<file path="flow/run.sh">
#!/bin/bash
# the make line also repeats each setting of config.mk as NAME=value (left out here)
make -C /OpenROAD-flow-scripts/flow DESIGN_CONFIG=/design/flow/config.mk WORK_HOME=/design/flow/orfs CLKGATE_MAP_FILE= finish
</file>
<file path="flow/config.mk">
export PLATFORM = sky130hd
export DESIGN_NAME = conv_mac
export DESIGN_NICKNAME = conv_mac
export VERILOG_FILES = /design/flow/design.v
export SDC_FILE = /design/flow/constraint.sdc
export NUM_CORES = 4
export LEC_CHECK = 0
export ABC_AREA = 1
export CAP_MARGIN = 20
export CORE_MARGIN = 2
export CORE_UTILIZATION = 40
export SLEW_MARGIN = 0
export TNS_END_PERCENT = 85
</file>
<file path="flow/design.v">
module floating_Mult(
    input               clk, 
    input               rst,
    input       [31:0]  OperandA,
    input       [31:0]  OperandB,
    input               in_valid,
    output              zero_exponent,  
    output              Exception,  
    output              NaN,  
    output reg          out_valid,
    output reg  [31:0]  out
);
    reg sign_out;
    reg normalize;  
    reg [7:0] Exponent_out;
    reg [22:0] Mantissa_out;
    reg [23:0] OperandA_reg, OperandB_reg;  
    reg [47:0] Mantissa_product;
    localparam BIAS = 127;
    always @(*) begin
        out = 32'b0;
        out_valid = 1'b0;
        sign_out = 1'b0;
        normalize = 1'b0;
        Exponent_out = 8'b0;
        Mantissa_out = 23'b0;
        OperandA_reg = 24'b0;
        OperandB_reg = 24'b0;
        Mantissa_product = 48'b0;
        if(~rst) begin
            out = 32'b0;
            out_valid = 1'b0;
        end
        else if(in_valid) begin 
            sign_out = OperandA[31] ^ OperandB[31];
       		OperandA_reg = (|OperandA[30:23]) ? {1'b1, OperandA[22:0]} : {1'b0, OperandA[22:0]};
            OperandB_reg = (|OperandB[30:23]) ? {1'b1, OperandB[22:0]} : {1'b0, OperandB[22:0]};
            Mantissa_product = OperandA_reg * OperandB_reg;
            normalize = Mantissa_product[47];  
            if(~normalize && ~zero_exponent) begin
      			Mantissa_product = Mantissa_product << 1 ;
      			Mantissa_out = Mantissa_product[46:24] + Mantissa_product[23] ;  
      			normalize = Mantissa_product[47];
      			Exponent_out = (OperandA[30:23] + OperandB[30:23] - BIAS);
    		end
  			else begin
  				Mantissa_out = Mantissa_product [46:24];  
  				Exponent_out = (OperandA[30:23] + OperandB[30:23] - BIAS) + normalize;
  			end
            if (zero_exponent) begin
                out = 32'b0;
                out_valid = 1'b1;
            end
            else if(NaN) begin
                out = {sign_out,8'b1111_1111, 23'b111_1111_1111_1111_1111_1111};
                out_valid = 1'b1;
            end
            else if(Exception) begin
                out = {sign_out,8'b1111_1111,23'b0};
                out_valid = 1'b1;
            end
            else if (normalize) begin
                out = {sign_out, Exponent_out, Mantissa_out};
                out_valid = 1'b1;
            end
        end
        else begin  
            out = 32'b0;
            out_valid = 1'b0;
        end
    end
    assign Exception = ( ( (&OperandA[30:23]) && (OperandA[22:0] == 0) )   || ( (&OperandB[30:23]) && (OperandB[22:0] == 0) ) ) ? 1'b1 : 1'b0;
    assign zero_exponent = ((OperandA[30:23] == 0) | (OperandB[30:23] == 0)) ? 1'b1 : 1'b0;
    assign NaN =( ( (OperandA[30:23] == 8'b1111_1111) && (OperandA [22:0] != 23'b0) ) || ( (OperandB[30:23] == 8'b1111_1111) && (OperandB [22:0] != 23'b0) ) ) ? 1 : 0; 
endmodule
module Adder(
    input               clk,
    input               rst,
    input       [31:0]  OperandA,
    input       [31:0]  OperandB,
    input               in_valid,
    output              Exception,  
    output              zero_exponent,
    output              NaN,
    output reg out_valid,
output reg [31:0] out
    );
reg signA;
reg [23:0] mantissaA;
reg [7:0] expA;
reg signB;
reg [23:0] mantissaB;
reg [7:0] expB, expB_new;
reg [24:0] mantissa_sum;
reg [23:0] mantissaB_shift;
reg sign_out;
reg [7:0] exp_out;
reg [22:0] mantissa_out;
reg [8:0] Diff_exponent;  
integer norm_i;
always @(*) begin
    out = 32'b0;
    out_valid = 1'b0;
    expB_new = 8'b0;
    mantissa_sum = 25'b0;
    mantissaB_shift = 24'b0;
    sign_out = 1'b0;
    exp_out = 8'b0;
    mantissa_out = 23'b0;
    Diff_exponent = 9'b0;
    signA = OperandA [31];
    expA = OperandA [30:23];
    mantissaA = (|OperandA[30:23]) ? {1'b1, OperandA[22:0]} : {1'b0, OperandA[22:0]};
    signB = OperandB [31];
    expB = OperandB [30:23];
    mantissaB = (|OperandB[30:23]) ? {1'b1, OperandB[22:0]} : {1'b0, OperandB[22:0]};
    if (~rst) begin
        out = 32'b0;
        out_valid = 1'b0;
    end
    else if(in_valid) begin
       if (expA < expB) begin
            {signA, expA, mantissaA, signB, expB, mantissaB} = {signB, expB, mantissaB, signA, expA, mantissaA};
        end
        Diff_exponent = expA - expB ;
        expB_new = expB + Diff_exponent ;
        mantissaB_shift = (Diff_exponent > 0) ? mantissaB >> Diff_exponent : mantissaB ;
        exp_out = expA;
        if(signA == signB) begin
            mantissa_sum = mantissaA + mantissaB_shift;
            sign_out = signA;
        end
        else begin
        if(mantissaA >= mantissaB_shift) begin
            mantissa_sum = mantissaA - mantissaB_shift;
            sign_out = signA;
        end
        else begin
            mantissa_sum = mantissaB_shift - mantissaA;
            sign_out = signB ;
        end
        end
        if(mantissa_sum[24]) begin
            mantissa_sum = mantissa_sum >> 1;  
            exp_out = exp_out + 1 ;
        end 
        for (norm_i = 0; norm_i < 24; norm_i = norm_i + 1)
            if (~ mantissa_sum[23] & (|mantissa_sum) )
            begin
            mantissa_sum = mantissa_sum << 1;
            exp_out = exp_out - 1;
            end
        mantissa_out = mantissa_sum[22:0];
         if(NaN) begin
            out = {sign_out,8'b1111_1111, 23'b111_1111_1111_1111_1111_1111};
            out_valid = 1'b1;
        end
        else if(Exception) begin
            out = {sign_out,8'b1111_1111,23'b0};
            out_valid = 1'b1;
        end
        else begin
            out = {sign_out, exp_out, mantissa_out};
            out_valid = 1'b1;
        end
    end
    else begin
        out_valid = 1'b0;
    end
end
assign NaN =( ( (OperandA[30:23] == 8'b1111_1111) && (OperandA [22:0] != 23'b0) ) || ( (OperandB[30:23] == 8'b1111_1111) && (OperandB [22:0] != 23'b0) ) ) ? 1 : 0;
assign Exception = ( ( (&OperandA[30:23]) && (OperandA[22:0] == 0) )   || ( (&OperandB[30:23]) && (OperandB[22:0] == 0) ) ) ? 1'b1 : 1'b0;
endmodule 
module Accumulator(
    input               clk, 
    input               rst,
    input    [31:0]     IN1,
    input               in_valid,
    input [7:0]         kernel_size,
    output reg [31:0]   Accumulator,
    output reg              output_valid
    );
wire [31:0] out;
wire [15:0] counter_tmp;
reg  [15:0] counter ;
assign counter_tmp = kernel_size*kernel_size;
always @(posedge clk or negedge rst) begin
    if(~rst) begin
        Accumulator <= 0;
        output_valid <= 0;
        counter <= 0;
    end
    else if (in_valid) begin
      counter <= counter + 1 ;
        if (counter == counter_tmp-1)
          begin
            counter <= 0;
            output_valid <= 1;
            Accumulator <= (counter == 0) ? IN1 : out;  
          end
        else if (counter == 0)begin
          Accumulator <= IN1;  
          output_valid <= 0;
        end
       else
         begin
        Accumulator <= out;
        output_valid <= 0;
         end
    end
    else begin
      Accumulator <= Accumulator;  
      output_valid <= 0;
      end
end
        Adder add_inst(
            .clk(clk),
            .rst(rst),
            .OperandA(IN1),
            .OperandB(Accumulator),
            .in_valid(in_valid),
            .Exception(),
            .zero_exponent(),
            .NaN(),
            .out_valid(),
            .out(out)
        );
endmodule 
module conv_mac (
    input         clk,
    input         rst,           
    input         in_valid,
    input  [31:0] OperandA,      
    input  [31:0] OperandB,      
    input  [7:0]  kernel_size,
    output        out_valid,
    output [31:0] result
);
wire        acc_en;
wire [31:0] mult_result;
floating_Mult multiplier(
    .clk(clk),
    .rst(rst),
    .OperandA(OperandA),
    .OperandB(OperandB),
    .in_valid(in_valid),
    .zero_exponent(),
    .Exception(),
    .NaN(),
    .out_valid(acc_en),
    .out(mult_result)
);
Accumulator accumulator(
    .clk(clk),
    .rst(rst),
    .IN1(mult_result),
    .in_valid(acc_en),
    .Accumulator(result),
    .output_valid(out_valid),
    .kernel_size(kernel_size)
);
endmodule
</file>
<file path="flow/constraint.sdc">
create_clock -name core_clock -period 44.0 [get_ports {clk}]
set_input_delay 8.8000 -clock core_clock [delete_from_list [all_inputs] [get_ports {clk}]]
set_output_delay 8.8000 -clock core_clock [all_outputs]
set_load 0.01 [all_outputs]
</file>
==> qor.txt, run 1 <==
# fillers = 11800
post-synth top area share = 23.3%
setup ws final = 2.81 ns
port bufs = 107
deepest clock path buffer count = 2
post-synthesis cell area = 0.0442 sq mm
top cells by count = nand2_1, inv_1, nor2_1
Post-synth regs = 49
Area Overhead vs Synth = 6.68%
Worst Setup SP = OperandB[28]
DR vias/cell = 5.21
dpl hpwl = 123 mm
worst path bufs/invs = 20
# H-tree levels = 2
first-pass GRT wire length = 238 mm
Place WS = 0.453 ns
Mapped Cells = 7272
Placer Congestion = 1.05
HP Class = flop to flop
GRT Total Usage = 26.0%
Clock Skews = 0.00660 ns
Reg area = 0.00123 sq mm
initial antenna violation count = 1
clock sinks = 49
Setup crit end = accumulator.Accumulator[29]
Synth area leader = fa_1
Seq/Total Area, Yosys = 2.77%
comb. cell area = 0.0365 sq mm
most frequent CP cell = nand2_1
number of global-route vias before repair = 43900
crit path capture type = flop
Worst Path Arrival = 41.39 ns
# hold bufs at CTS = 0
CTS tree = built
die footprint = 0.113 sq mm
post-synth cell types = 67
Dominant combinational family = simple AND/OR/NAND/NOR gates
simple share = 35.6%
ys cells = 7272
pin count of the biggest net entering global routing = 91
routed wire length = 148 mm
Die Y = 337 um
Max-slew headroom = 19.7%
share of flip-flops with an asynchronous set or reset = 100%
Setup TNS = 0 ns
Peak Freq = 0.0243 GHz
Routed Antenna Nets = 0
syn_area_per_cell = 6.08 sq um
iteration tally of the first detailed-router pass = 8
synthesis warning total = 3
yosys adder share = 32.6%
Critical-path top delay cell = ha_1
chip area line of the yosys report = 0.0442 sq mm
count leader, synth = nand2_1
DR iter-0 viols = 4233
DR WL/cell = 17.1 um
worst slew pin tran = 1.20 ns
Post-synth EDFFs = 0
fin nets = 8125
reg2reg start = accumulator.Accumulator[28]
GRT Residual Overflow = 0
I/O Pins = 108
via count = 45200
post-route insts no fill = 8683
Largest cells by area = fa_1, nand2_1, inv_1, ha_1, nand3_1
clk latency late pin = 0.30 ns
r2r endpoint = accumulator.Accumulator[29]
TritonCTS Buffers = 5
Nets at Floorplan = 8192
number of max-cap violations = 0
final slew viol count = 0
final hold violation count = 0
Final Util = 43.2%
# rows = 121
post-synthesis xor/xnor area fraction = 4.85%
Clock Pin Slew Worst Setup and Hold Paths = 0.08 ns
Max FO, Critical Path = 28
Hold Path End = accumulator.Accumulator[25]
aoi share = 8.18%
Top FF cell, synth = dfrtp_1
residual DRC count = 0
fp_density = 40.5%
tool warnings = 82
DP Cell Count = 8658
Req. time, crit path = 44.20 ns
Synth mux share = 0.362%
FF-to-FF path depth = 163
reg2reg setup slack = 18.88 ns
Tcrit/Tclk final = 93.6%
Worst setup SP type = input port
Hold Slack = 0.612 ns
Hold Path Depth = 2
hold path start = accumulator.Accumulator[25]
post-route design area = 0.0472 sq mm
Crit path max-delay family = simple AND/OR/NAND/NOR gates
status = finished clean
CP peak stage delay = 0.60 ns
core box area = 0.109 sq mm
critical path class = input port to flop
CP Depth = 198
die width = 337 um
Setup-failing EPs final = 0
Root Driver = clkbuf_16
Area after DPL = 0.0465 sq mm
post-layout min period = 41.19 ns
routing by layer:
layer  GRT usage, %  vias up  routed length, um
li1               -    22000                  -
met1           36.8    21400              68200
met2           42.3     1584              66200
met3           3.21      216              10300
met4           5.65        0               3800
met5              0        -                  0
layout make-up:
cell class	instances	share of cell area, %
clock inverters	1	0.0636
repair buffers	203	3.93
multi-input cells	5472	77.4
diodes	1	0.00530
flip-flops and latches	49	2.60
clock buffers	7	0.302
well taps	1476	3.91
inverters	1474	11.8
what timing repair did:
item                                    4_1_cts  5_1_grt
resized                                       0       93
endpoints found under the setup margin        0        8
setup buffers                                 0        3
==> run 2, diff against run 1 <==
CAP_MARGIN = 15   (was 20)
CELL_PAD_IN_SITES_DETAIL_PLACEMENT = 1   (was unset)
CELL_PAD_IN_SITES_GLOBAL_PLACEMENT = 2   (was unset)
CORE_ASPECT_RATIO = 1.74   (was unset)
CORE_MARGIN = 6   (was 2)
CORE_UTILIZATION = 21   (was 40)
CTS_CLUSTER_DIAMETER = 192   (was unset)
CTS_CLUSTER_SIZE = 37   (was unset)
GPL_TIMING_DRIVEN = 0   (was unset)
MAX_ROUTING_LAYER = met5   (was unset)
MIN_ROUTING_LAYER = met1   (was unset)
PLACE_DENSITY_LB_ADDON = 0.24   (was unset)
SLEW_MARGIN = 20   (was 0)
TNS_END_PERCENT = unset   (was 85)
clock period = 41.8 ns   (was 44.0 ns; I/O delays follow)
==> run 2 against run 1 <==
Cell count rose by 18%. Design area rose by 9.7%. Count of clock-buffer cells in the layout fell by 2. Non-clock buffer count rose by 260. Flip-flop count did not move. Critical path type unchanged. Largest cell class unchanged. Highest routed layer unchanged.
==> qor.txt, run 2 <==
status = finished clean
diode count = 0
Critical-path top delay cell = fa_2
CP peak stage delay = 0.64 ns
met2 Use GR = 41.5%
Worst Path Arrival = 40.41 ns
Seq/Total Area, Yosys = 2.77%
Clock Pin Slew Worst Setup and Hold Paths = 0.08 ns
Post-synth EDFFs = 0
crit path capture type = flop
Largest cells by area = fa_1, nand2_1, inv_1, ha_1, nand3_1
Top FF cell, synth = dfrtp_1
worst path bufs/invs = 32
fp_density = 21.2%
synthesis warning total = 3
GRT Total Usage = 20.0%
Max-slew headroom = 28.5%
die footprint = 0.222 sq mm
worst slew pin tran = 1.06 ns
Max FO, Critical Path = 10
hold path start = accumulator.Accumulator[1]
number of max-cap violations = 0
Hold Path Depth = 2
Tcrit/Tclk final = 96.2%
via count = 47300
Dominant combinational family = simple AND/OR/NAND/NOR gates
Die Y = 617 um
Clock Skews = 0.0131 ns
final hold violation count = 0
post-synthesis cell area = 0.0442 sq mm
Area Overhead vs Synth = 17.0%
post-layout min period = 40.21 ns
# H-tree levels = 2
TritonCTS Buffers = 5
Setup crit end = accumulator.Accumulator[28]
top cells by count = nand2_1, inv_1, nor2_1
post-synth top area share = 23.3%
core box area = 0.209 sq mm
residual DRC count = 0
Setup-failing EPs final = 0
Req. time, crit path = 42.00 ns
FF-to-FF path depth = 172
Peak Freq = 0.0249 GHz
reg2reg setup slack = 16.99 ns
syn_area_per_cell = 6.08 sq um
aoi share = 8.18%
initial antenna violation count = 0
yosys adder share = 32.6%
Post-synth regs = 49
Worst Setup SP = OperandB[27]
clk latency late pin = 0.33 ns
tool warnings = 82
Mapped Cells = 7272
count leader, synth = nand2_1
Hold Slack = 0.609 ns
Synth area leader = fa_1
DR iter-0 viols = 1812
chip area line of the yosys report = 0.0442 sq mm
Worst setup SP type = input port
GRT Residual Overflow = 0
Crit path max-delay family = simple AND/OR/NAND/NOR gates
Hold Path End = accumulator.Accumulator[1]
pin count of the biggest net entering global routing = 35
HP Class = flop to flop
Routed Antenna Nets = 0
most frequent CP cell = nand2_1
DR WL/cell = 22.7 um
post-synth cell types = 67
number of global-route vias before repair = 52500
final slew viol count = 0
routed wire length = 232 mm
Synth mux share = 0.362%
CP Depth = 207
met3 global-route usage = 1.08%
fin nets = 8376
port bufs = 66
Nets at Floorplan = 8192
Root Driver = clkbuf_16
post-synthesis xor/xnor area fraction = 4.85%
share of flip-flops with an asynchronous set or reset = 100%
# rows = 221
Placer Congestion = 0.954
CTS tree = built
GRT busiest layer = met2
met1 Resource Use GR = 17.9%
ys cells = 7272
critical path class = input port to flop
die width = 360 um
clock sinks = 49
simple share = 35.6%
first-pass GRT wire length = 335 mm
iteration tally of the first detailed-router pass = 5
deepest clock path buffer count = 2
DR vias/cell = 4.61
dpl hpwl = 204 mm
I/O Pins = 108
r2r endpoint = accumulator.Accumulator[28]
reg2reg start = accumulator.Accumulator[24]
==> run 2: timing repair <==
item	4_1_cts	5_1_grt
pin swaps	29	108
hold buffers	0	0
gates resized	317	358
gates cloned	0	8
buffers inserted	31	69
endpoints found under the setup margin	22	7
==> run 2: metal layers <==
| layer | part of all wire (%) | wire [um] | vias up |
|---|---|---|---|
| li1 | - | - | 22500 |
| met1 | 33 | 75800 | 23500 |
| met2 | 56 | 130000 | 801 |
| met3 | 1.8 | 4140 | 498 |
| met4 | 9.4 | 21900 | 0 |
| met5 | 0 | 0 | - |
==> run 2: cell type report <==
| type | count | area (sq um) |
|---|---|---|
| fillers | 26500 | 157000 |
| multi-input cells | 5463 | 38000 |
| inverters | 1474 | 5580 |
| well taps | 2787 | 3490 |
| plain buffers | 286 | 1650 |
| repair buffers | 177 | 1610 |
| flip-flops and latches | 49 | 1230 |
| clock buffers | 5 | 125 |
| clock inverters | 3 | 33.8 |
==> run 2: per-stage QoR <==
| stage | area [sq um] | util [%] | cells | TNS, ns | worst slack [ns] |
|---|---|---|---|---|---|
| after global placement | 48400 | 23.2 | 10100 | -135.42 | -9.61 |
| after floorplan | 44200 | - | 7272 | 0 | 6.05 |
| final | 51700 | 24.8 | 10200 | 0 | 1.59 |
| after CTS | 49900 | 23.9 | 10200 | 0 | 0.0178 |
| after detailed placement | 48500 | 23.2 | 10100 | -111.97 | -8.58 |
| after global routing | 51700 | 24.8 | 10200 | -0.861 | -0.197 |
==> run 3, diff against run 2 <==
CELL_PAD_IN_SITES_DETAIL_PLACEMENT = 0   (was 1)
CELL_PAD_IN_SITES_GLOBAL_PLACEMENT = 0   (was 2)
CORE_ASPECT_RATIO = unset   (was 1.74)
CORE_MARGIN = 2   (was 6)
CORE_UTILIZATION = 58   (was 21)
CTS_CLUSTER_DIAMETER = 196   (was 192)
CTS_CLUSTER_SIZE = unset   (was 37)
GPL_TIMING_DRIVEN = unset   (was 0)
MAX_ROUTING_LAYER = met4   (was met5)
PLACE_DENSITY_LB_ADDON = unset   (was 0.24)
clock period = 44.0 ns   (was 41.8 ns; I/O delays follow)
==> run 3 against run 2 <==
Synthesized cell count unchanged. Flip-flop count is the same. Critical path depth shrank 11. Core utilization increased by 37 points. Setup slack gained 0.89 ns. Critical path type unchanged. Non-clock buffer count decreased by 250. Clock skew grew 0.0096 ns. Global-route usage grew 18 points. First-iteration DRC count rose to 2.6 times the previous value. Highest routed layer unchanged. Sequential share of layout area is 0.26 points higher.
==> qor.txt, run 3 <==
count leader, synth = nand2_1
critical path class = input port to flop
simple share = 35.6%
DR vias/cell = 5.67
reg2reg setup slack = 18.50 ns
Peak Freq = 0.0241 GHz
DR iter-0 viols = 4747
Hold Path Depth = 2
clk latency late pin = 0.32 ns
Placer Congestion = 1.08
Seq/Total Area, Yosys = 2.77%
worst path bufs/invs = 24
HP Class = flop to flop
DR WL/cell = 18.0 um
Crit path max-delay family = simple AND/OR/NAND/NOR gates
Nets at Floorplan = 8192
Critical-path top delay cell = clkdlybuf4s50_1
ys cells = 7272
Post-synth EDFFs = 0
Top FF cell, synth = dfrtp_1
Hold Slack = 0.611 ns
FF-to-FF path depth = 163
post-synth cell types = 67
Root Driver = clkbuf_16
die width = 280 um
post-synth top area share = 23.3%
post-synthesis xor/xnor area fraction = 4.85%
post-synthesis cell area = 0.0442 sq mm
Mapped Cells = 7272
via count = 46500
GRT Residual Overflow = 0
Routed Antenna Nets = 0
worst slew pin tran = 1.19 ns
syn_area_per_cell = 6.08 sq um
r2r endpoint = accumulator.Accumulator[29]
clock sinks = 49
iteration tally of the first detailed-router pass = 7
port bufs = 107
pin count of the biggest net entering global routing = 73
# H-tree levels = 2
I/O Pins = 108
Post-synth regs = 49
GRT Total Usage = 38.4%
tool warnings = 84
Tcrit/Tclk final = 94.4%
post-route design area = 0.0466 sq mm
Largest cells by area = fa_1, nand2_1, inv_1, ha_1, nand3_1
Setup Fix Bufs, Post-CTS = 0
Clock Pin Slew Worst Setup and Hold Paths = 0.09 ns
die footprint = 0.0785 sq mm
Area Overhead vs Synth = 5.35%
fp_density = 58.4%
Setup TNS = 0 ns
number of global-route vias before repair = 43900
wire length on met3 = 14.7 mm
top cells by count = nand2_1, inv_1, nor2_1
Metal-1 WL = 62.1 mm
aoi share = 8.18%
Max FO, Critical Path = 28
TritonCTS Buffers = 5
yosys adder share = 32.6%
dpl hpwl = 122 mm
met2 wire length = 64.8 mm
residual DRC count = 0
deepest clock path buffer count = 2
most frequent CP cell = nand2_1
Die Y = 280 um
share of flip-flops with an asynchronous set or reset = 100%
top routing layer used = met4
fin nets = 8133
crit path capture type = flop
number of max-cap violations = 0
synthesis warning total = 3
CP Depth = 196
Setup-failing EPs final = 0
Worst Setup SP = OperandB[8]
# rows = 101
Worst Path Arrival = 41.73 ns
core box area = 0.0757 sq mm
Synth area leader = fa_1
Setup crit end = accumulator.Accumulator[29]
post-CTS resize count = 0
Req. time, crit path = 44.21 ns
Dominant combinational family = simple AND/OR/NAND/NOR gates
CTS tree = built
initial antenna violation count = 2
Clock Skews = 0.0226 ns
final slew viol count = 0
Synth mux share = 0.362%
Worst setup SP type = input port
first-pass GRT wire length = 234 mm
post-layout min period = 41.52 ns
status = finished clean
final hold violation count = 0
hold path start = accumulator.counter[15]
# hold bufs at CTS = 0
reg2reg start = accumulator.Accumulator[28]
Area after DPL = 0.0460 sq mm
Max-slew headroom = 20.9%
Hold Path End = accumulator.counter[15]
routed wire length = 148 mm
chip area line of the yosys report = 0.0442 sq mm
CP peak stage delay = 0.90 ns
[run 3: metrics by stage]
| stage | std cells | utilization, % | setup WS (ns) |
|---|---|---|---|
| floorplan | 7272 | - | 7.81 |
| global placement | 8176 | 60.7 | 0.506 |
| detailed placement | 8176 | 60.7 | 0.406 |
| CTS | 8184 | 60.9 | 0.630 |
| global route | 8195 | 61.6 | -0.0896 |
| finish | 8197 | 61.6 | 2.48 |
[run 3: cell type report]
type | instances | area [sq um]
multi-input cells | 5470 | 36600
fillers | 7581 | 29100
inverters | 1474 | 5540
repair buffers | 213 | 1890
flip-flops and latches | 49 | 1230
well taps | 978 | 1220
clock buffers | 5 | 125
clock inverters | 3 | 26.3
diodes | 5 | 12.5
[run 3: per-layer routing]
metal  vias up  global-route usage, %
li1      22000                      -
met1     21800                   51.7
met2      2239                   58.9
met3       393                   6.30
met4         0                   12.5
met5         -                      -
==> run 4, diff against run 3 <==
CELL_PAD_IN_SITES_DETAIL_PLACEMENT = unset   (was 0)
CELL_PAD_IN_SITES_GLOBAL_PLACEMENT = unset   (was 0)
CORE_UTILIZATION = 72   (was 58)
CTS_CLUSTER_DIAMETER = 238   (was 196)
CTS_CLUSTER_SIZE = 99   (was unset)
MAX_ROUTING_LAYER = unset   (was met4)
MIN_ROUTING_LAYER = unset   (was met1)
PLACE_DENSITY = 0.43   (was unset)
SETUP_SLACK_MARGIN = -1.29   (was unset)
TNS_END_PERCENT = 10   (was unset)
clock period = 24.8 ns   (was 44.0 ns; I/O delays follow)
==> run 4 against run 3 <==
The run now fails in clock tree synthesis. Die area fell by 19%. Synthesized cell count did not move. Synthesized area did not move.
==> qor.txt, run 4 <==
status = did not finish
stage where the run ended = clock tree synthesis
Run Error = [ERROR DPL-0033] detailed placement checks failed during check placement.
dpl hpwl = 169 mm
port bufs = 107
Synth area leader = fa_1
Nets at Floorplan = 8192
Mapped Cells = 7272
Place WS = -11.12 ns
fp_density = 73.0%
Die Y = 252 um
Area after DPL = 0.0576 sq mm
core box area = 0.0606 sq mm
top cells by count = nand2_1, inv_1, nor2_1
Synth mux share = 0.362%
Post-synth regs = 49
Largest cells by area = fa_1, nand2_1, inv_1, ha_1, nand3_1
count leader, synth = nand2_1
chip area line of the yosys report = 0.0442 sq mm
Dominant combinational family = simple AND/OR/NAND/NOR gates
# rows = 90
simple share = 35.6%
post-synth top area share = 23.3%
die width = 252 um
Placer Congestion = 1.14
Post-synth EDFFs = 0
Seq/Total Area, Yosys = 2.77%
post-synthesis cell area = 0.0442 sq mm
yosys adder share = 32.6%
aoi share = 8.18%
post-synth cell types = 67
die footprint = 0.0634 sq mm
post-synthesis xor/xnor area fraction = 4.85%
ys cells = 7272
synthesis warning total = 3
I/O Pins = 108
share of flip-flops with an asynchronous set or reset = 100%
Top FF cell, synth = dfrtp_1
syn_area_per_cell = 6.08 sq um
## run 4: per-stage QoR
| step | hold WS, ns | cells |
|---|---|---|
| 2_1_floorplan | 0.557 | 7272 |
| 3_3_place_gp | 0.582 | 9376 |
| 3_5_place_dp | 0.616 | 9376 |
==> run 5, diff against run 4 <==
CELL_PAD_IN_SITES_DETAIL_PLACEMENT = 0   (was unset)
CELL_PAD_IN_SITES_GLOBAL_PLACEMENT = 2   (was unset)
CORE_ASPECT_RATIO = 1.99   (was unset)
CORE_UTILIZATION = 40   (was 72)
CTS_CLUSTER_DIAMETER = 336   (was 238)
MAX_ROUTING_LAYER = met4   (was unset)
MIN_ROUTING_LAYER = met1   (was unset)
PLACE_DENSITY = unset   (was 0.43)
PLACE_DENSITY_LB_ADDON = 0.3   (was unset)
SETUP_SLACK_MARGIN = unset   (was -1.29)
TNS_END_PERCENT = 35   (was 10)
clock period = 74.6 ns   (was 24.8 ns; I/O delays follow)
==> run 5 against run 4 <==
Now clean on timing, DRC and antenna. Synthesized cell count unchanged. Synthesized area unchanged. Die area up 79%.
==> qor.txt, run 5 <==
status = finished clean
Max-slew headroom = 14.9%
Area Overhead vs Synth = 5.23%
iteration tally of the first detailed-router pass = 6
GRT Total Usage = 32.7%
share of flip-flops with an asynchronous set or reset = 100%
Die Y = 473 um
Nets at Floorplan = 8192
first-pass GRT wire length = 272 mm
Max FO, Critical Path = 92
dpl hpwl = 152 mm
# H-tree levels = 2
final slew viol count = 0
crit path capture type = flop
r2r endpoint = accumulator.Accumulator[24]
number of global-route vias before repair = 47500
Largest cells by area = fa_1, nand2_1, inv_1, ha_1, nand3_1
chip area line of the yosys report = 0.0442 sq mm
Seq/Total Area, Yosys = 2.77%
# fillers = 12200
CTS tree = built
RSZ-0062 raised after global routing = no
Post-synth EDFFs = 0
core box area = 0.110 sq mm
post-synth cell types = 67
pin count of the biggest net entering global routing = 93
port bufs = 107
Synth mux share = 0.362%
GRT busiest layer = met2
Crit path max-delay family = simple AND/OR/NAND/NOR gates
Top FF cell, synth = dfrtp_1
Peak Freq = 0.0185 GHz
Routed Antenna Nets = 0
Worst setup SP type = input port
post-synthesis cell area = 0.0442 sq mm
Setup Fix Bufs, Post-CTS = 0
reg2reg start = accumulator.Accumulator[28]
I/O Pins = 108
TritonCTS Buffers = 5
CP peak stage delay = 0.90 ns
via count = 45500
DR vias/cell = 5.26
final hold violation count = 0
met3 global-route usage = 3.23%
simple share = 35.6%
syn_area_per_cell = 6.08 sq um
GRT Residual Overflow = 0
Dominant combinational family = simple AND/OR/NAND/NOR gates
clock sinks = 49
# hold bufs at CTS = 0
ys cells = 7272
number of max-cap violations = 0
Post-synth regs = 49
residual DRC count = 0
Tcrit/Tclk final = 72.6%
Synth area leader = fa_1
most frequent CP cell = nand2_1
Setup crit end = accumulator.Accumulator[24]
die width = 240 um
Hold Path End = accumulator.counter[15]
aoi share = 8.18%
Setup-failing EPs final = 0
critical path class = input port to flop
DR iter-0 viols = 2149
CP Depth = 194
# rows = 172
Setup TNS = 0 ns
yosys adder share = 32.6%
FF-to-FF path depth = 155
Clock Pin Slew Worst Setup and Hold Paths = 0.08 ns
Hold Path Depth = 2
Critical-path top delay cell = a21oi_2
worst slew pin tran = 1.26 ns
Clock Skews = 0.0138 ns
tool warnings = 82
met2 Use GR = 63.7%
Mapped Cells = 7272
post-synth top area share = 23.3%
HP Class = flop to flop
DR WL/cell = 20.9 um
Req. time, crit path = 74.78 ns
count leader, synth = nand2_1
top cells by count = nand2_1, inv_1, nor2_1
worst path bufs/invs = 24
Worst Setup SP = OperandB[28]
die footprint = 0.113 sq mm
met1 Resource Use GR = 28.4%
clk latency late pin = 0.30 ns
post-CTS resize count = 0
reg2reg setup slack = 43.39 ns
initial antenna violation count = 1
post-synthesis xor/xnor area fraction = 4.85%
Root Driver = clkbuf_16
hold path start = accumulator.counter[15]
Worst Path Arrival = 54.34 ns
post-layout min period = 54.17 ns
routed wire length = 181 mm
deepest clock path buffer count = 2
fp_density = 40.2%
fin nets = 8097
synthesis warning total = 3
Placer Congestion = 0.998
run 5: routing by layer:
layer | routed length, um | vias to the layer above
met4 | 16800 | 0
met5 | 0 | -
met1 | 57400 | 21600
li1 | - | 21900
met2 | 99300 | 1352
met3 | 7250 | 647
run 5: through the flow:
stage | hold slack (ns) | worst slack, ns | cells | area [sq um] | util, %
after floorplan | 0.557 | 32.29 | 7272 | 44200 | -
after global placement | 0.593 | 19.72 | 8647 | 46300 | 42.1
after detailed placement | 0.607 | 20.28 | 8648 | 46400 | 42.2
after CTS | 0.617 | 20.52 | 8656 | 46500 | 42.3
after global routing | 0.654 | 17.13 | 8658 | 46500 | 42.3
final | 0.614 | 20.43 | 8658 | 46500 | 42.3
run 5: final cells by class:
| type | instances | area [sq um] | share of cell area (%) |
|---|---|---|---|
| Sequential cell | 49 | 1230 | 2.63 |
| Clock buffer | 5 | 125 | 0.269 |
| Timing Repair Buffer | 185 | 1610 | 3.46 |
| Antenna cell | 1 | 2.50 | 0.00538 |
| Inverter | 1474 | 5530 | 11.9 |
| Tap cell | 1479 | 1850 | 3.98 |
| Clock inverter | 3 | 47.5 | 0.102 |
| Multi-Input combinational cell | 5462 | 36100 | 77.7 |
==> run 6, diff against run 5 <==
ABC_AREA = unset   (was 1)
CAP_MARGIN = 0   (was 15)
CELL_PAD_IN_SITES_GLOBAL_PLACEMENT = 3   (was 2)
CORE_ASPECT_RATIO = 1.78   (was 1.99)
CORE_UTILIZATION = 65   (was 40)
CTS_CLUSTER_DIAMETER = unset   (was 336)
CTS_CLUSTER_SIZE = unset   (was 99)
GPL_ROUTABILITY_DRIVEN = 0   (was unset)
MAX_ROUTING_LAYER = met5   (was met4)
MIN_ROUTING_LAYER = unset   (was met1)
PLACE_DENSITY_LB_ADDON = 0.06   (was 0.3)
SETUP_SLACK_MARGIN = 2.26   (was unset)
SLEW_MARGIN = 25   (was 20)
TNS_END_PERCENT = unset   (was 35)
clock period = 24.9 ns   (was 74.6 ns; I/O delays follow)
==> run 6 against run 5 <==
Die area fell by 40%. The flow now stops in global placement without I/O. Synthesized cell count fell by 20%. Synthesized area fell by 3.6%.
==> qor.txt, run 6 <==
die footprint = 0.0678 sq mm
stage where the run ended = global placement without I/O
Largest cells by area = fa_1, ha_1, nand2_1, inv_1, and2_1
syn_area_per_cell = 7.34 sq um
Post-synth regs = 49
simple share = 24.8%
Synth area leader = fa_1
Top FF cell, synth = dfrtp_1
post-synthesis xor/xnor area fraction = 5.62%
yosys adder share = 33.9%
Dominant combinational family = adder cells
Nets at Floorplan = 6729
post-synthesis cell area = 0.0426 sq mm
chip area line of the yosys report = 0.0426 sq mm
die width = 196 um
Die Y = 346 um
share of flip-flops with an asynchronous set or reset = 100%
post-synth cell types = 119
post-synth top area share = 24.2%
core box area = 0.0651 sq mm
Seq/Total Area, Yosys = 2.87%
fp_density = 65.6%
# rows = 125
Run Error = [ERROR FLW-0024] Place density exceeds 1.0 (current PLACE_DENSITY_LB_ADDON =  0.06). Please check if the value of  PLACE_DENSITY_LB_ADDON is between 0 and 0.99.
top cells by count = nand2_1, inv_1, fa_1
aoi share = 19.0%
Synth mux share = 4.30%
Post-synth EDFFs = 0
count leader, synth = nand2_1
Mapped Cells = 5809
status = did not finish
ys cells = 5809
synthesis warning total = 3
==> run 7, diff against run 6 <==
ABC_AREA = 1   (was unset)
CAP_MARGIN = 15   (was 0)
CELL_PAD_IN_SITES_GLOBAL_PLACEMENT = 1   (was 3)
CORE_ASPECT_RATIO = unset   (was 1.78)
CORE_UTILIZATION = 58   (was 65)
CTS_CLUSTER_DIAMETER = 196   (was unset)
GPL_ROUTABILITY_DRIVEN = unset   (was 0)
MAX_ROUTING_LAYER = met4   (was met5)
MIN_ROUTING_LAYER = met1   (was unset)
PLACE_DENSITY_LB_ADDON = 0.2   (was 0.06)
SETUP_SLACK_MARGIN = unset   (was 2.26)
SLEW_MARGIN = 20   (was 25)
clock period = 43.0 ns   (was 24.9 ns; I/O delays follow)
==> run 7 against run 6 <==
The run now finishes clean. Synthesized cell count up 25%. Synthesized area up 3.7%. Die area up 16%.
==> qor.txt, run 7 <==
status = finished clean
die footprint = 0.0785 sq mm
fp_density = 58.4%
fin nets = 8124
post-layout min period = 40.79 ns
Clock Pin Slew Worst Setup and Hold Paths = 0.07 ns
syn_area_per_cell = 6.08 sq um
reg2reg setup slack = 17.85 ns
iteration tally of the first detailed-router pass = 8
crit path capture type = flop
Die Y = 280 um
Post-synth EDFFs = 0
Worst Path Arrival = 40.97 ns
setup ws final = 2.21 ns
# H-tree levels = 2
top cells by count = nand2_1, inv_1, nor2_1
Max-slew headroom = 19.6%
number of max-cap violations = 0
Worst Setup SP = OperandA[17]
Post-synth regs = 49
worst slew pin tran = 1.20 ns
Tcrit/Tclk final = 94.9%
Setup TNS = 0 ns
GRT Total Usage = 36.6%
Synth area leader = fa_1
CTS tree = built
count leader, synth = nand2_1
worst path bufs/invs = 21
TritonCTS Buffers = 5
I/O Pins = 108
Critical-path top delay cell = clkdlybuf4s50_1
post-synthesis cell area = 0.0442 sq mm
synthesis warning total = 3
Seq/Total Area, Yosys = 2.77%
GRT Residual Overflow = 0
CP Depth = 188
Clock Skews = 0.00626 ns
core box area = 0.0757 sq mm
critical path class = input port to flop
Setup crit end = accumulator.Accumulator[28]
final slew viol count = 0
ys cells = 7272
CP peak stage delay = 1.27 ns
Max FO, Critical Path = 26
tool warnings = 82
Crit path max-delay family = simple AND/OR/NAND/NOR gates
Place WS = -0.00452 ns
Worst setup SP type = input port
# hold bufs at CTS = 0
Root Driver = clkbuf_16
FF-to-FF path depth = 159
DR vias/cell = 5.58
Dominant combinational family = simple AND/OR/NAND/NOR gates
post-synth cell types = 67
clock sinks = 49
Hold Path End = accumulator.Accumulator[20]
Placer Congestion = 1.07
first-pass GRT wire length = 226 mm
Req. time, crit path = 43.18 ns
die width = 280 um
Mapped Cells = 7272
Synth mux share = 0.362%
HP Class = flop to flop
via count = 45700
post-synthesis xor/xnor area fraction = 4.85%
# rows = 101
most frequent CP cell = nand2_1
post-synth top area share = 23.3%
share of flip-flops with an asynchronous set or reset = 100%
simple share = 35.6%
routed wire length = 140 mm
yosys adder share = 32.6%
hold path start = accumulator.Accumulator[20]
chip area line of the yosys report = 0.0442 sq mm
DR WL/cell = 17.1 um
DR iter-0 viols = 4422
initial antenna violation count = 2
residual DRC count = 0
dpl hpwl = 115 mm
Hold Path Depth = 2
Peak Freq = 0.0245 GHz
final hold violation count = 0
number of global-route vias before repair = 43800
Nets at Floorplan = 8192
deepest clock path buffer count = 2
pin count of the biggest net entering global routing = 91
port bufs = 107
Largest cells by area = fa_1, nand2_1, inv_1, ha_1, nand3_1
Routed Antenna Nets = 0
Top FF cell, synth = dfrtp_1
r2r endpoint = accumulator.Accumulator[28]
Setup-failing EPs final = 0
aoi share = 8.18%
Area Overhead vs Synth = 5.18%
reg2reg start = accumulator.Accumulator[25]
clk latency late pin = 0.30 ns
run 7: layer usage:
metal / part of all wire (%) / global-route usage (%) / wire length (um) / up-vias
met1: 42 / 48.5 / 58700 / 21300
met3: 10 / 6.53 / 14000 / 364
met5: 0 / - / 0 / -
li1: - / - / - / 22000
met4: 3.7 / 11.6 / 5170 / 0
met2: 44 / 56.9 / 62300 / 2060
run 7: layout make-up:
class | instances | area, sq um
Antenna cell | 2 | 5.00
Tap cell | 978 | 1220
Clock buffer | 7 | 143
Multi-Input combinational cell | 5474 | 36600
Fill cell | 7534 | 29200
Inverter | 1474 | 5550
Timing Repair Buffer | 199 | 1760
Sequential cell | 49 | 1230
Timing Repair inverter | 1 | 5.00
run 7: per-stage QoR:
| stage | util (%) | cells | hold WS (ns) | area, sq um |
|---|---|---|---|---|
| floorplan | - | 7272 | 0.557 | 44200 |
| global placement | 60.5 | 8148 | 0.536 | 45800 |
| detailed placement | 60.5 | 8148 | 0.540 | 45800 |
| CTS | 60.7 | 8155 | 0.559 | 45900 |
| global route | 61.5 | 8184 | 0.592 | 46500 |
| finish | 61.5 | 8184 | 0.558 | 46500 |
run 7: repair_timing:
item                                    4_1_cts  5_1_grt
gates resized                                 0       94
endpoints found under the setup margin        0       10
setup buffers                                 0       14
==> run 8, diff against run 7 <==
ABC_AREA = unset   (was 1)
CAP_MARGIN = 20   (was 15)
CELL_PAD_IN_SITES_DETAIL_PLACEMENT = unset   (was 0)
CELL_PAD_IN_SITES_GLOBAL_PLACEMENT = unset   (was 1)
CORE_UTILIZATION = 66   (was 58)
CTS_CLUSTER_DIAMETER = 324   (was 196)
MIN_ROUTING_LAYER = unset   (was met1)
PLACE_DENSITY_LB_ADDON = unset   (was 0.2)
SETUP_SLACK_MARGIN = 5.0   (was unset)
clock period = 35.0 ns   (was 43.0 ns; I/O delays follow)
==> run 8 against run 7 <==
Still clean. Critical path depth decreased by 46. Synthesized area decreased by 3.6%. Synthesized cell count decreased by 20%. Global-route usage increased by 13 points. Non-clock buffer count increased by 547.
==> qor.txt, run 8 <==
most frequent CP cell = buf_4
fp_density = 66.5%
tool warnings = 87
Hold Path Depth = 1
# H-tree levels = 2
Seq/Total Area, Yosys = 2.87%
pin count of the biggest net entering global routing = 50
Worst setup SP type = input port
Hold Slack = 0.616 ns
Tcrit/Tclk final = 97.4%
Hold Path End = accumulator.counter[5]
worst slew pin tran = 1.16 ns
Nets at Floorplan = 6729
dpl hpwl = 122 mm
Clock Skews = 0.0105 ns
# hold bufs at CTS = 0
Req. time, crit path = 35.20 ns
Placer Congestion = 1.24
via count = 48200
Worst Path Arrival = 34.29 ns
Setup-failing EPs final = 0
post-route design area = 0.0529 sq mm
Max-slew headroom = 22.4%
count leader, synth = nand2_1
Worst Setup SP = OperandB[24]
Area Overhead vs Synth = 24.1%
number of global-route vias before repair = 47000
final hold violation count = 0
Routed Antenna Nets = 0
crit path capture type = flop
post-route insts no fill = 7106
Clock Pin Slew Worst Setup and Hold Paths = 0.09 ns
Critical-path top delay cell = fa_1
iteration tally of the first detailed-router pass = 13
Dominant combinational family = adder cells
post-synth top area share = 24.2%
DR iter-0 viols = 7263
top cells by count = nand2_1, inv_1, fa_1
Setup crit end = accumulator.Accumulator[30]
DP Cell Count = 6848
chip area line of the yosys report = 0.0426 sq mm
Root Driver = clkbuf_16
DR vias/cell = 6.78
# rows = 93
share of flip-flops with an asynchronous set or reset = 100%
HP Class = flop to flop
Die Y = 258 um
r2r endpoint = accumulator.Accumulator[30]
post-synthesis xor/xnor area fraction = 5.62%
die footprint = 0.0667 sq mm
CP Depth = 142
Area after DPL = 0.0473 sq mm
post-synth cell types = 119
Final Util = 82.6%
synthesis warning total = 3
hold path start = accumulator.counter[5]
clk latency late pin = 0.33 ns
initial antenna violation count = 2
post-synthesis cell area = 0.0426 sq mm
CTS tree = built
GRT Residual Overflow = 0
worst path bufs/invs = 48
yosys adder share = 33.9%
post-layout min period = 34.08 ns
critical path class = input port to flop
deepest clock path buffer count = 2
TritonCTS Buffers = 5
die width = 258 um
Post-synth regs = 49
Post-synth EDFFs = 0
simple share = 24.8%
I/O Pins = 108
first-pass GRT wire length = 254 mm
setup ws final = 0.917 ns
Top FF cell, synth = dfrtp_1
status = finished clean
fin nets = 7168
Place WS = -0.699 ns
RSZ-0062 raised after global routing = yes
Largest cells by area = fa_1, ha_1, nand2_1, inv_1, and2_1
Crit path max-delay family = AND-OR/OR-AND gates
reg2reg start = accumulator.Accumulator[24]
Peak Freq = 0.0293 GHz
number of max-cap violations = 0
residual DRC count = 0
clock sinks = 49
routed wire length = 166 mm
syn_area_per_cell = 7.34 sq um
Max FO, Critical Path = 11
core box area = 0.0641 sq mm
Mapped Cells = 5809
aoi share = 19.0%
CP peak stage delay = 0.53 ns
Synth mux share = 4.30%
FF-to-FF path depth = 116
DR WL/cell = 23.4 um
Synth area leader = fa_1
Setup TNS = 0 ns
port bufs = 107
GRT Total Usage = 49.2%
ys cells = 5809
final slew viol count = 0
reg2reg setup slack = 13.97 ns
==> run 8: per-layer routing <==
layer  vias up  routed length [um]  track usage [%]
met5         -                   0                -
met4         0               13400             28.0
met3      1195               23600             15.4
met2      3895               71300             73.5
met1     22500               58100             58.6
li1      20500                   -                -
==> run 8: what timing repair did <==
item / CTS / global route
buffers inserted: 151 / 74
endpoints found under the setup margin: 18 / 18
resized: 580 / 319
gates cloned: 19 / 4
pin swaps: 170 / 119
==> run 8: layout make-up <==
type                       count  area [sq um]
timing repair buffer         746          6750
sequential                    49          1230
inverter                     737          2790
antenna                        2          5.00
clock buffer                   5           125
multi-input combinational   4709         40900
fill                        4202         11200
tap                          855          1070
clock inverter                 3          50.0
==> run 9, diff against run 8 <==
ABC_AREA = 1   (was unset)
CAP_MARGIN = 40   (was 20)
CORE_UTILIZATION = 72   (was 66)
CTS_CLUSTER_DIAMETER = 215   (was 324)
CTS_CLUSTER_SIZE = 60   (was unset)
SETUP_SLACK_MARGIN = unset   (was 5.0)
clock period = 33.4 ns   (was 35.0 ns; I/O delays follow)
==> run 9 against run 8 <==
Die area is 4.9% lower. Synthesized cell count grew 25%. Synthesized area up 3.7%. The flow now stops in global routing.
==> qor.txt, run 9 <==
stage where the run ended = global routing
core box area = 0.0606 sq mm
Area after DPL = 0.0558 sq mm
simple share = 35.6%
chip area line of the yosys report = 0.0442 sq mm
synthesis warning total = 3
# H-tree levels = 2
Post-synth regs = 49
GRT Residual Overflow = 2653
Mapped Cells = 7272
Largest cells by area = fa_1, nand2_1, inv_1, ha_1, nand3_1
Seq/Total Area, Yosys = 2.77%
Run Error = [ERROR GRT-0116] Global routing finished with congestion. Check the congestion regions in the DRC Viewer.
TritonCTS Buffers = 5
top cells by count = nand2_1, inv_1, nor2_1
Die Y = 252 um
aoi share = 8.18%
Post-synth EDFFs = 0
count leader, synth = nand2_1
status = did not finish
post-synth top area share = 23.3%
Top FF cell, synth = dfrtp_1
Synth mux share = 0.362%
dpl hpwl = 151 mm
die footprint = 0.0634 sq mm
deepest clock path buffer count = 2
Root Driver = clkbuf_16
port bufs = 107
Placer Congestion = 1.24
post-synthesis xor/xnor area fraction = 4.85%
post-synthesis cell area = 0.0442 sq mm
GRT Total Usage = 95.9%
Nets at Floorplan = 8192
yosys adder share = 32.6%
# rows = 90
fp_density = 73.0%
clock sinks = 49
share of flip-flops with an asynchronous set or reset = 100%
syn_area_per_cell = 6.08 sq um
die width = 252 um
Dominant combinational family = simple AND/OR/NAND/NOR gates
post-synth cell types = 67
Synth area leader = fa_1
ys cells = 7272
I/O Pins = 108
## run 9: routing by layer
layer	overflow	track usage, %
met1	100	89.2
met2	1871	113
met3	122	82.1
met4	560	99.6
met5	-	-
## run 9: what timing repair did
item	4_1_cts
hold buffers	0
setup buffers	77
gates cloned	16
pin swaps	140
setup endpoints to repair	16
resized	372
## run 9: metrics by stage
stage / utilization, % / setup TNS, ns / cells / setup WS [ns] / hold slack (ns)
after detailed placement: 92.1 / -30.00 / 9224 / -3.68 / 0.605
after floorplan: - / 0 / 7272 / 0.0194 / 0.557
after global placement: 92.0 / -11.03 / 9222 / -1.65 / 0.589
after CTS: 95.9 / -11.64 / 9325 / -1.75 / 0.626
==> run 10, diff against run 9 <==
CAP_MARGIN = 20   (was 40)
CORE_UTILIZATION = 68   (was 72)
CTS_CLUSTER_DIAMETER = 312   (was 215)
CTS_CLUSTER_SIZE = 99   (was 60)
MAX_ROUTING_LAYER = unset   (was met4)
PLACE_DENSITY = 0.43   (was unset)
clock period = 29.2 ns   (was 33.4 ns; I/O delays follow)
==> run 10 against run 9 <==
The flow again stops in global routing. Synthesized area did not move. Synthesized cell count did not move. Die area rose by 5.8%.
==> qor.txt, run 10 <==
status = did not finish
stage where the run ended = global routing
Run Error = [ERROR GRT-0232] Routing congestion too high. Check the congestion heatmap in the GUI.
post-synth cell types = 67
TritonCTS Buffers = 5
DP Cell Count = 9375
post-synth top area share = 23.3%
ys cells = 7272
Mapped Cells = 7272
count leader, synth = nand2_1
GRT Residual Overflow = 1730
GRT Total Usage = 91.7%
chip area line of the yosys report = 0.0442 sq mm
Root Driver = clkbuf_16
port bufs = 107
simple share = 35.6%
fp_density = 68.7%
Synth mux share = 0.362%
Top FF cell, synth = dfrtp_1
Die Y = 259 um
# H-tree levels = 2
die width = 259 um
Area after DPL = 0.0572 sq mm
I/O Pins = 108
Seq/Total Area, Yosys = 2.77%
share of flip-flops with an asynchronous set or reset = 100%
post-synthesis cell area = 0.0442 sq mm
syn_area_per_cell = 6.08 sq um
top cells by count = nand2_1, inv_1, nor2_1
deepest clock path buffer count = 2
Synth area leader = fa_1
Post-synth regs = 49
synthesis warning total = 3
Dominant combinational family = simple AND/OR/NAND/NOR gates
aoi share = 8.18%
Place WS = -5.38 ns
# rows = 93
Post-synth EDFFs = 0
dpl hpwl = 141 mm
post-synthesis xor/xnor area fraction = 4.85%
yosys adder share = 32.6%
Placer Congestion = 1.17
Nets at Floorplan = 8192
die footprint = 0.0671 sq mm
Largest cells by area = fa_1, nand2_1, inv_1, ha_1, nand3_1
clock sinks = 49
core box area = 0.0643 sq mm
-- run 10: repair_timing --
item | in CTS
setup endpoints to repair | 20
setup buffers | 52
pin swaps | 91
gates resized | 239
cloned | 11
hold buffers | 0
-- run 10: routing by layer --
metal	GRT usage, %	overflow
met1	87.0	60
met3	79.4	61
met4	100	509
met5	55.1	13
met2	106	1087
==> run 11, diff against run 10 <==
CELL_PAD_IN_SITES_DETAIL_PLACEMENT = 1   (was unset)
CORE_ASPECT_RATIO = 1.22   (was unset)
CORE_MARGIN = 10   (was 2)
CORE_UTILIZATION = 20   (was 68)
CTS_CLUSTER_DIAMETER = 53   (was 312)
CTS_CLUSTER_SIZE = unset   (was 99)
GPL_TIMING_DRIVEN = 0   (was unset)
MAX_ROUTING_LAYER = met4   (was unset)
MIN_ROUTING_LAYER = met2   (was unset)
PLACE_DENSITY = unset   (was 0.43)
PLACE_DENSITY_LB_ADDON = 0.29   (was unset)
SLEW_MARGIN = 40   (was 20)
TNS_END_PERCENT = 30   (was unset)
clock period = 43.3 ns   (was 29.2 ns; I/O delays follow)
==> run 11 against run 10 <==
Now clean on timing, DRC and antenna. Die area grew to 3.6 times the previous value. Synthesized area is the same. Synthesized cell count is the same.
==> qor.txt, run 11 <==
r2r endpoint = accumulator.Accumulator[28]
Routed Antenna Nets = 0
worst slew pin tran = 1.05 ns
Hold Path Depth = 2
yosys adder share = 32.6%
I/O Pins = 108
dpl hpwl = 181 mm
routed wire length = 222 mm
wire length on met3 = 87.8 mm
Dominant combinational family = simple AND/OR/NAND/NOR gates
Top FF cell, synth = dfrtp_1
die footprint = 0.240 sq mm
most frequent CP cell = nand2_1
DR vias/cell = 6.39
tool warnings = 82
Mapped Cells = 7272
Reg area = 0.00123 sq mm
final hold violation count = 0
Req. time, crit path = 43.48 ns
Worst setup SP type = input port
Hold Slack = 0.625 ns
initial antenna violation count = 3
Synth mux share = 0.362%
DP Cell Count = 10200
residual DRC count = 0
GRT Total Usage = 28.3%
HP Class = flop to flop
Setup-failing EPs final = 0
CP Depth = 203
count leader, synth = nand2_1
Die Y = 539 um
clk latency late pin = 0.30 ns
final slew viol count = 0
core box area = 0.220 sq mm
syn_area_per_cell = 6.08 sq um
deepest clock path buffer count = 2
Setup TNS = 0 ns
Worst Setup SP = OperandA[11]
DR WL/cell = 21.5 um
Clock Skews = 0.0168 ns
met2 wire length = 117 mm
DR iter-0 viols = 10100
Post-synth EDFFs = 0
worst path bufs/invs = 32
post-layout min period = 41.11 ns
Post-synth regs = 49
post-synth cell types = 67
Synth area leader = fa_1
Max FO, Critical Path = 10
Max-slew headroom = 29.5%
chip area line of the yosys report = 0.0442 sq mm
post-synth top area share = 23.3%
Peak Freq = 0.0243 GHz
die width = 446 um
Worst Path Arrival = 41.28 ns
# H-tree levels = 2
Seq/Total Area, Yosys = 2.77%
Nets at Floorplan = 8192
fp_density = 20.1%
Largest cells by area = fa_1, nand2_1, inv_1, ha_1, nand3_1
port bufs = 66
Hold Path End = accumulator.counter[10]
Area Overhead vs Synth = 15.6%
pin count of the biggest net entering global routing = 41
Metal-1 WL = 0 um
# hold bufs at CTS = 0
post-synthesis cell area = 0.0442 sq mm
iteration tally of the first detailed-router pass = 8
status = finished clean
top cells by count = nand2_1, inv_1, nor2_1
reg2reg setup slack = 17.96 ns
CTS tree = built
aoi share = 8.18%
crit path capture type = flop
Setup crit end = accumulator.Accumulator[28]
number of max-cap violations = 0
CP peak stage delay = 0.68 ns
hold path start = accumulator.counter[10]
first-pass GRT wire length = 329 mm
FF-to-FF path depth = 175
simple share = 35.6%
TritonCTS Buffers = 5
clock sinks = 49
reg2reg start = accumulator.Accumulator[26]
share of flip-flops with an asynchronous set or reset = 100%
post-synthesis xor/xnor area fraction = 4.85%
Tcrit/Tclk final = 94.9%
fin nets = 8343
number of global-route vias before repair = 76000
Critical-path top delay cell = clkbuf_1
Root Driver = clkbuf_16
via count = 65900
GRT Residual Overflow = 0
Clock Pin Slew Worst Setup and Hold Paths = 0.08 ns
Crit path max-delay family = simple AND/OR/NAND/NOR gates
Placer Congestion = 1.06
synthesis warning total = 3
top routing layer used = met4
comb. cell area = 0.0376 sq mm
# fillers = 27800
# rows = 190
post-route insts no fill = 10300
ys cells = 7272
critical path class = input port to flop
-- run 11: timing repair --
action	in CTS	in global routing
pin swaps	1	74
gates resized	78	434
setup endpoints to repair	10	16
cloned	0	3
setup buffers	4	68
-- run 11: area by class of cell --
type	count	area share (%)
clock buffers	5	0.245
flip-flops and latches	49	2.40
well taps	2880	7.05
plain buffers	285	3.09
repair buffers	144	2.59
diodes	13	0.0636
multi-input cells	5464	73.5
clock inverters	3	0.127
inverters	1474	10.9
-- run 11: metal layers --
metal  global-route usage, %  up-vias
met5                       -        -
met4                    3.60        0
met3                    36.0     1532
met2                    34.1    18600
met1                       -    23500
li1                        -    22300
-- run 11: stage by stage --
stage	util, %	area, sq um	worst slack [ns]
6_report	23.3	51100	2.19
5_1_grt	23.2	51100	-0.198
4_1_cts	22.3	49100	0.00942
3_5_place_dp	22.1	48600	-4.03
3_3_place_gp	22.1	48500	-4.78
2_1_floorplan	-	44200	7.25
==> run 12, diff against run 11 <==
ABC_AREA = unset   (was 1)
CAP_MARGIN = 25   (was 20)
CELL_PAD_IN_SITES_DETAIL_PLACEMENT = 0   (was 1)
CORE_ASPECT_RATIO = unset   (was 1.22)
CORE_MARGIN = 2   (was 10)
CORE_UTILIZATION = 31   (was 20)
CTS_CLUSTER_DIAMETER = 120   (was 53)
GPL_TIMING_DRIVEN = unset   (was 0)
MAX_ROUTING_LAYER = unset   (was met4)
PLACE_DENSITY_LB_ADDON = 0.19   (was 0.29)
SLEW_MARGIN = 20   (was 40)
TNS_END_PERCENT = 95   (was 30)
clock period = 77.0 ns   (was 43.3 ns; I/O delays follow)
==> run 12 against run 11 <==
Still clean. Via count decreased by 11%. Setup slack improved by 23 ns. Hold slack got worse by 0.027 ns. Design area decreased by 10%. Critical path depth decreased by 76. Flip-flop count unchanged. Routed wire length decreased by 15%. Count of clock-buffer cells in the layout increased by 1. Critical path type unchanged. Critical endpoint is now accumulator.Accumulator[29]. Largest cell class unchanged.
==> qor.txt, run 12 <==
status = finished clean
Placer Congestion = 1.02
Critical-path top delay cell = o21ai_0
tool warnings = 82
DR WL/cell = 25.0 um
final hold violation count = 0
post-route design area = 0.0458 sq mm
post-synthesis cell area = 0.0426 sq mm
Setup Fix Bufs, Post-CTS = 0
Top FF cell, synth = dfrtp_1
critical path class = input port to flop
# rows = 136
post-synth top area share = 24.2%
# H-tree levels = 2
Worst setup SP type = input port
number of global-route vias before repair = 65800
initial antenna violation count = 0
RSZ-0062 raised after global routing = no
CP Depth = 127
worst slew pin tran = 1.14 ns
fin nets = 6651
wire length on met3 = 76.2 mm
Setup TNS = 0 ns
post-CTS resize count = 0
residual DRC count = 0
TritonCTS Buffers = 5
Hold Slack = 0.598 ns
die width = 375 um
Setup crit end = accumulator.Accumulator[29]
clk latency late pin = 0.37 ns
Post-synth regs = 49
pin count of the biggest net entering global routing = 51
chip area line of the yosys report = 0.0426 sq mm
Largest cells by area = fa_1, ha_1, nand2_1, inv_1, and2_1
Post-synth EDFFs = 0
top routing layer used = met5
syn_area_per_cell = 7.34 sq um
Area Overhead vs Synth = 7.50%
GRT Residual Overflow = 0
routed wire length = 188 mm
post-synth cell types = 119
Worst Setup SP = OperandA[28]
clock sinks = 49
deepest clock path buffer count = 2
worst path bufs/invs = 14
reg2reg setup slack = 48.88 ns
share of flip-flops with an asynchronous set or reset = 100%
reg2reg start = accumulator.Accumulator[25]
Max FO, Critical Path = 45
fp_density = 31.1%
I/O Pins = 108
Synth mux share = 4.30%
hold path start = accumulator.counter[0]
Crit path max-delay family = AND-OR/OR-AND gates
CP peak stage delay = 0.88 ns
Setup-failing EPs final = 0
ys cells = 5809
Mapped Cells = 5809
Die Y = 375 um
# hold bufs at CTS = 0
CTS tree = built
Req. time, crit path = 77.24 ns
HP Class = flop to flop
Seq/Total Area, Yosys = 2.87%
Hold Path End = accumulator.counter[0]
die footprint = 0.141 sq mm
Clock Pin Slew Worst Setup and Hold Paths = 0.12 ns
crit path capture type = flop
DR vias/cell = 7.79
yosys adder share = 33.9%
Peak Freq = 0.0193 GHz
Worst Path Arrival = 51.99 ns
GRT Total Usage = 39.9%
most frequent CP cell = ha_1
via count = 58700
Clock Skews = 0.0225 ns
simple share = 24.8%
aoi share = 19.0%
count leader, synth = nand2_1
FF-to-FF path depth = 103
r2r endpoint = accumulator.Accumulator[29]
Area after DPL = 0.0456 sq mm
iteration tally of the first detailed-router pass = 13
post-layout min period = 51.75 ns
met2 wire length = 89.7 mm
Synth area leader = fa_1
final slew viol count = 0
DR iter-0 viols = 12000
Routed Antenna Nets = 0
port bufs = 107
Metal-1 WL = 0 um
Nets at Floorplan = 6729
Tcrit/Tclk final = 67.2%
post-synthesis xor/xnor area fraction = 5.62%
Max-slew headroom = 23.0%
core box area = 0.137 sq mm
synthesis warning total = 3
Root Driver = clkbuf_16
first-pass GRT wire length = 284 mm
Hold Path Depth = 1
Dominant combinational family = adder cells
dpl hpwl = 142 mm
number of max-cap violations = 0
top cells by count = nand2_1, inv_1, fa_1
==> run 12: layout make-up <==
class | instances | area, sq um
diodes | 4 | 10.0
clock buffers | 6 | 139
clock inverters | 2 | 16.3
fillers | 14800 | 91100
inverters | 737 | 2770
multi-input cells | 4705 | 37400
flip-flops and latches | 49 | 1230
well taps | 1794 | 2240
repair buffers | 233 | 2000
==> run 12: metrics by stage <==
stage | util (%) | setup WS (ns) | std cells
2_1_floorplan | - | 33.96 | 5809
3_3_place_gp | 33.3 | 26.35 | 7510
3_5_place_dp | 33.3 | 26.21 | 7512
4_1_cts | 33.4 | 26.46 | 7520
5_1_grt | 33.5 | 23.51 | 7526
6_report | 33.5 | 25.25 | 7530
==> run 12: metal layers <==
layer / up-vias / track usage, %
met5: - / 18.3
met4: 97 / 6.43
met3: 2169 / 52.0
met2: 16700 / 48.2
met1: 20400 / -
li1: 19300 / -
